==> flow/design.v (excerpt) <==
module FIR_FILTER (clk, rst, data_valid, data, fir_valid, fir_d);
==> flow/config.mk <==
export PLATFORM = sky130hd
export DESIGN_NAME = FIR_FILTER
export DESIGN_NICKNAME = FIR_FILTER
export VERILOG_FILES = /design/flow/design.v
export SDC_FILE = /design/flow/constraint.sdc
export NUM_CORES = 4
export LEC_CHECK = 0
export ABC_AREA = 1
export CAP_MARGIN = 25
export CELL_PAD_IN_SITES_GLOBAL_PLACEMENT = 0
export CORE_MARGIN = 2
export CORE_UTILIZATION = 68
export CTS_CLUSTER_DIAMETER = 27
export CTS_CLUSTER_SIZE = 33
export MAX_ROUTING_LAYER = met4
export SLEW_MARGIN = 20
==> flow/constraint.sdc <==
create_clock -name core_clock -period 10.7 [get_ports {clk}]
set_input_delay 2.1400 -clock core_clock [delete_from_list [all_inputs] [get_ports {clk}]]
set_output_delay 2.1400 -clock core_clock [all_outputs]
set_load 0.01 [all_outputs]
run.sh (not shown) runs the stock make flow with config.mk's settings and CLKGATE_MAP_FILE=.
The baseline reached the layout checks and failed them: negative setup slack.
Change:
- ABC_AREA: 1 -> unset
- CAP_MARGIN: 25 -> 20
- CELL_PAD_IN_SITES_GLOBAL_PLACEMENT: 0 -> unset
- CORE_UTILIZATION: 68 -> 72
- CTS_CLUSTER_DIAMETER: 27 -> unset
- CTS_CLUSTER_SIZE: 33 -> unset
- HOLD_SLACK_MARGIN: unset -> -0.1
- PLACE_DENSITY: unset -> 0.67
- SETUP_SLACK_MARGIN: unset -> -0.82
- clock period: 10.7 -> 10.9 ns (I/O delays scaled with it)
Effect: The new run stopped in global routing (5_1_grt). Synthesized area fell by 3.4%. Die size went down by 8.7%. Synthesized cell count shrinks by 13%.

---

The RTL this note starts from:
==> flow/design.v <==
module FIR_FILTER (clk, rst, data_valid, data, fir_valid, fir_d);
  input clk, rst;
  input data_valid;
  input signed [15:0] data;
  output fir_valid;
  output signed [15:0] fir_d;
  parameter signed [19:0] FIR_C00 = 20'hFFF9E ;   
  parameter signed [19:0] FIR_C01 = 20'hFFF86 ;   
  parameter signed [19:0] FIR_C02 = 20'hFFFA7 ;   
  parameter signed [19:0] FIR_C03 = 20'h0003B ;   
  parameter signed [19:0] FIR_C04 = 20'h0014B ;   
  parameter signed [19:0] FIR_C05 = 20'h0024A ;   
  parameter signed [19:0] FIR_C06 = 20'h00222 ;   
  parameter signed [19:0] FIR_C07 = 20'hFFFE4 ;   
  parameter signed [19:0] FIR_C08 = 20'hFFBC5 ;   
  parameter signed [19:0] FIR_C09 = 20'hFF7CA ;   
  parameter signed [19:0] FIR_C10 = 20'hFF74E ;   
  parameter signed [19:0] FIR_C11 = 20'hFFD74 ;   
  parameter signed [19:0] FIR_C12 = 20'h00B1A ;   
  parameter signed [19:0] FIR_C13 = 20'h01DAC ;   
  parameter signed [19:0] FIR_C14 = 20'h02F9E ;   
  parameter signed [19:0] FIR_C15 = 20'h03AA9 ;   
  parameter signed [19:0] FIR_C16 = 20'h03AA9 ;   
  parameter signed [19:0] FIR_C17 = 20'h02F9E ;   
  parameter signed [19:0] FIR_C18 = 20'h01DAC ;   
  parameter signed [19:0] FIR_C19 = 20'h00B1A ;   
  parameter signed [19:0] FIR_C20 = 20'hFFD74 ;   
  parameter signed [19:0] FIR_C21 = 20'hFF74E ;   
  parameter signed [19:0] FIR_C22 = 20'hFF7CA ;   
  parameter signed [19:0] FIR_C23 = 20'hFFBC5 ;   
  parameter signed [19:0] FIR_C24 = 20'hFFFE4 ;   
  parameter signed [19:0] FIR_C25 = 20'h00222 ;   
  parameter signed [19:0] FIR_C26 = 20'h0024A ;   
  parameter signed [19:0] FIR_C27 = 20'h0014B ;   
  parameter signed [19:0] FIR_C28 = 20'h0003B ;   
  parameter signed [19:0] FIR_C29 = 20'hFFFA7 ;   
  parameter signed [19:0] FIR_C30 = 20'hFFF86 ;   
  parameter signed [19:0] FIR_C31 = 20'hFFF9E ;   
  reg [5:0] fir_cnt_r, fir_cnt_w;
  reg signed [66:0] sum_r, sum_w;
  reg signed [15:0] x_00_r, x_01_r, x_02_r, x_03_r, x_04_r, x_05_r, x_06_r, x_07_r,
                    x_08_r, x_09_r, x_10_r, x_11_r, x_12_r, x_13_r, x_14_r, x_15_r,
                    x_16_r, x_17_r, x_18_r, x_19_r, x_20_r, x_21_r, x_22_r, x_23_r,
                    x_24_r, x_25_r, x_26_r, x_27_r, x_28_r, x_29_r, x_30_r, x_31_r;
  reg signed [15:0] x_00_w, x_01_w, x_02_w, x_03_w, x_04_w, x_05_w, x_06_w, x_07_w,
                    x_08_w, x_09_w, x_10_w, x_11_w, x_12_w, x_13_w, x_14_w, x_15_w,
                    x_16_w, x_17_w, x_18_w, x_19_w, x_20_w, x_21_w, x_22_w, x_23_w,
                    x_24_w, x_25_w, x_26_w, x_27_w, x_28_w, x_29_w, x_30_w, x_31_w;
  assign fir_valid = (fir_cnt_r > 33);
  assign fir_d = sum_r >= 0 ? {sum_r[66], sum_r[30:24], sum_r[23:16]} : {sum_r[66], sum_r[30:24], sum_r[23:16]} + 16'd1;
  always@ (*) begin
    x_00_w    = x_00_r; 
    x_01_w    = x_01_r; 
    x_02_w    = x_02_r; 
    x_03_w    = x_03_r; 
    x_04_w    = x_04_r;  
    x_05_w    = x_05_r;  
    x_06_w    = x_06_r;  
    x_07_w    = x_07_r;  
    x_08_w    = x_08_r;  
    x_09_w    = x_09_r;  
    x_10_w    = x_10_r;  
    x_11_w    = x_11_r;  
    x_12_w    = x_12_r;  
    x_13_w    = x_13_r;  
    x_14_w    = x_14_r;  
    x_15_w    = x_15_r;  
    x_16_w    = x_16_r;  
    x_17_w    = x_17_r;  
    x_18_w    = x_18_r;  
    x_19_w    = x_19_r;  
    x_20_w    = x_20_r;  
    x_21_w    = x_21_r;  
    x_22_w    = x_22_r;  
    x_23_w    = x_23_r;  
    x_24_w    = x_24_r;  
    x_25_w    = x_25_r;  
    x_26_w    = x_26_r;  
    x_27_w    = x_27_r;  
    x_28_w    = x_28_r;  
    x_29_w    = x_29_r;  
    x_30_w    = x_30_r;  
    x_31_w    = x_31_r;  
    sum_w     = sum_r;
    fir_cnt_w = fir_cnt_r;
    if (data_valid) begin
      if (fir_cnt_r <= 33) begin 
        fir_cnt_w = fir_cnt_r + 1;
      end
      x_31_w = data;
      x_30_w = x_31_r;
      x_29_w = x_30_r;
      x_28_w = x_29_r;
      x_27_w = x_28_r;
      x_26_w = x_27_r;
      x_25_w = x_26_r;
      x_24_w = x_25_r;
      x_23_w = x_24_r;
      x_22_w = x_23_r;
      x_21_w = x_22_r;
      x_20_w = x_21_r;
      x_19_w = x_20_r;
      x_18_w = x_19_r;
      x_17_w = x_18_r;
      x_16_w = x_17_r;
      x_15_w = x_16_r;
      x_14_w = x_15_r;
      x_13_w = x_14_r;
      x_12_w = x_13_r;
      x_11_w = x_12_r;
      x_10_w = x_11_r;
      x_09_w = x_10_r;
      x_08_w = x_09_r;
      x_07_w = x_08_r;
      x_06_w = x_07_r;
      x_05_w = x_06_r;
      x_04_w = x_05_r;
      x_03_w = x_04_r;
      x_02_w = x_03_r;
      x_01_w = x_02_r;
      x_00_w = x_01_r;
      sum_w = x_31_r * FIR_C00
            + x_30_r * FIR_C01
            + x_29_r * FIR_C02
            + x_28_r * FIR_C03
            + x_27_r * FIR_C04
            + x_26_r * FIR_C05
            + x_25_r * FIR_C06
            + x_24_r * FIR_C07
            + x_23_r * FIR_C08
            + x_22_r * FIR_C09
            + x_21_r * FIR_C10
            + x_20_r * FIR_C11
            + x_19_r * FIR_C12
            + x_18_r * FIR_C13
            + x_17_r * FIR_C14
            + x_16_r * FIR_C15
            + x_15_r * FIR_C16
            + x_14_r * FIR_C17
            + x_13_r * FIR_C18
            + x_12_r * FIR_C19
            + x_11_r * FIR_C20
            + x_10_r * FIR_C21
            + x_09_r * FIR_C22
            + x_08_r * FIR_C23
            + x_07_r * FIR_C24
            + x_06_r * FIR_C25
            + x_05_r * FIR_C26
            + x_04_r * FIR_C27
            + x_03_r * FIR_C28
            + x_02_r * FIR_C29
            + x_01_r * FIR_C30
            + x_00_r * FIR_C31;
    end else begin
      sum_w     = 0;
      fir_cnt_w = 0;
    end
  end
  always@ (posedge clk or posedge rst) begin 
    if (rst) begin
      x_00_r    <= 0;
      x_01_r    <= 0;
      x_02_r    <= 0;
      x_03_r    <= 0;
      x_04_r    <= 0;
      x_05_r    <= 0;
      x_06_r    <= 0;
      x_07_r    <= 0;
      x_08_r    <= 0;
      x_09_r    <= 0;
      x_10_r    <= 0;
      x_11_r    <= 0;
      x_12_r    <= 0;
      x_13_r    <= 0;
      x_14_r    <= 0;
      x_15_r    <= 0;
      x_16_r    <= 0;
      x_17_r    <= 0;
      x_18_r    <= 0;
      x_19_r    <= 0;
      x_20_r    <= 0;
      x_21_r    <= 0;
      x_22_r    <= 0;
      x_23_r    <= 0;
      x_24_r    <= 0;
      x_25_r    <= 0;
      x_26_r    <= 0;
      x_27_r    <= 0;
      x_28_r    <= 0;
      x_29_r    <= 0;
      x_30_r    <= 0;
      x_31_r    <= 0;
      sum_r     <= 0;
      fir_cnt_r <= 0;
    end else begin
      x_00_r    <= x_00_w;   
      x_01_r    <= x_01_w;   
      x_02_r    <= x_02_w;   
      x_03_r    <= x_03_w;   
      x_04_r    <= x_04_w;   
      x_05_r    <= x_05_w;   
      x_06_r    <= x_06_w;   
      x_07_r    <= x_07_w;   
      x_08_r    <= x_08_w;   
      x_09_r    <= x_09_w;   
      x_10_r    <= x_10_w;  
      x_11_r    <= x_11_w;  
      x_12_r    <= x_12_w;  
      x_13_r    <= x_13_w;  
      x_14_r    <= x_14_w;  
      x_15_r    <= x_15_w;  
      x_16_r    <= x_16_w;  
      x_17_r    <= x_17_w;  
      x_18_r    <= x_18_w;  
      x_19_r    <= x_19_w;  
      x_20_r    <= x_20_w;  
      x_21_r    <= x_21_w;  
      x_22_r    <= x_22_w;  
      x_23_r    <= x_23_w;  
      x_24_r    <= x_24_w;  
      x_25_r    <= x_25_w;  
      x_26_r    <= x_26_w;  
      x_27_r    <= x_27_w;  
      x_28_r    <= x_28_w;  
      x_29_r    <= x_29_w;  
      x_30_r    <= x_30_w;  
      x_31_r    <= x_31_w;  
      sum_r     <= sum_w;
      fir_cnt_r <= fir_cnt_w;
    end
  end
endmodule
clock: 15.6 ns
lec_check: 0
abc_area: 1
cap_margin: 20
cell_pad_in_sites_detail_placement: 1
core_aspect_ratio: 0.7
core_margin: 2
core_utilization: 28
cts_cluster_diameter: 121
gpl_routability_driven: 0
max_routing_layer: met4
min_routing_layer: met1
place_density_lb_addon: 0.13
slew_margin: 30
tns_end_percent: 10
Next try:
- ABC_AREA: 1 -> default
- CELL_PAD_IN_SITES_DETAIL_PLACEMENT: 1 -> default
- CORE_ASPECT_RATIO: 0.7 -> default
- CORE_UTILIZATION: 28 -> 58
- CTS_CLUSTER_DIAMETER: 121 -> default
- GPL_ROUTABILITY_DRIVEN: 0 -> default
- MAX_ROUTING_LAYER: met4 -> default
- MIN_ROUTING_LAYER: met1 -> default
- PLACE_DENSITY_LB_ADDON: 0.13 -> default
- SLEW_MARGIN: 30 -> 20
- TNS_END_PERCENT: 10 -> default
- clock period: 15.6 -> 8.1 ns (I/O delays scaled with it)
=>
- The changed run finished but fails on negative setup slack
- global-route usage is higher by 17 points
- utilization went up by 40 points
- final cell count goes down by 13%
- first-iteration DRC count came out lower by 5.6%
- die area came out lower by 53%
- cell area grows by 7.9%
- worst hold slack gets better by 0.082 ns
Next try:
- CAP_MARGIN: 20 -> 10
- CORE_UTILIZATION: 58 -> 40
- GPL_TIMING_DRIVEN: default -> 0
- PLACE_DENSITY_LB_ADDON: default -> 0.15
- clock period: 8.1 -> 15.0 ns (I/O delays scaled with it)
After rerunning:
- The changed run finished with timing, DRC and antenna clean
- non-clock buffer count decreases by 2674
- routed wire length hardly moves
- sequential share of layout area increases by 0.96 points
- count of clock-buffer cells in the layout increases by 9
- synthesized area is unchanged
- final cell count decreases by 6.0%
- register-to-register slack improved by 5.6 ns
- sequential cell count stays the same
- fmax decreases by 8.7%
Next try:
- ABC_AREA: default -> 1
- CAP_MARGIN: 10 -> 20
- CORE_UTILIZATION: 40 -> 72
- GPL_ROUTABILITY_DRIVEN: default -> 0
- GPL_TIMING_DRIVEN: 0 -> default
- PLACE_DENSITY_LB_ADDON: 0.15 -> default
- TNS_END_PERCENT: default -> 10
- clock period: 15.0 -> 8.48 ns (I/O delays scaled with it)
This time the run completed and failed the layout checks on negative setup slack.
Clock-buffer cell count went down by 21.
Worst hold slack loses 0.018 ns.
Sequential cell count stays the same.
Via count went up by 30%.
Fmax went up by 18%.
Register-to-register slack loses 4.3 ns.
Setup slack loses 4.3 ns.
Sequential share of layout area went down by 1.1 points.
Next try:
- ABC_AREA: 1 -> default
- CORE_UTILIZATION: 72 -> 24
- GPL_ROUTABILITY_DRIVEN: 0 -> default
- TNS_END_PERCENT: 10 -> default
- clock period: 8.48 -> 13.9 ns (I/O delays scaled with it)
Outcome:
- This time the run produced a clean layout
- worst setup slack is better by 4.2 ns
- cell count increases by about 3.4%
- design area decreases by 10%
Next try:
- CORE_UTILIZATION: 24 -> 72
- PLACE_DENSITY: default -> 0.67
- clock period: 13.9 -> 12.7 ns (I/O delays scaled with it)
Result: Now the flow failed in global routing (5_1_grt); synthesized area is unchanged; synthesized cell count is unchanged; die area came out lower by 66%.
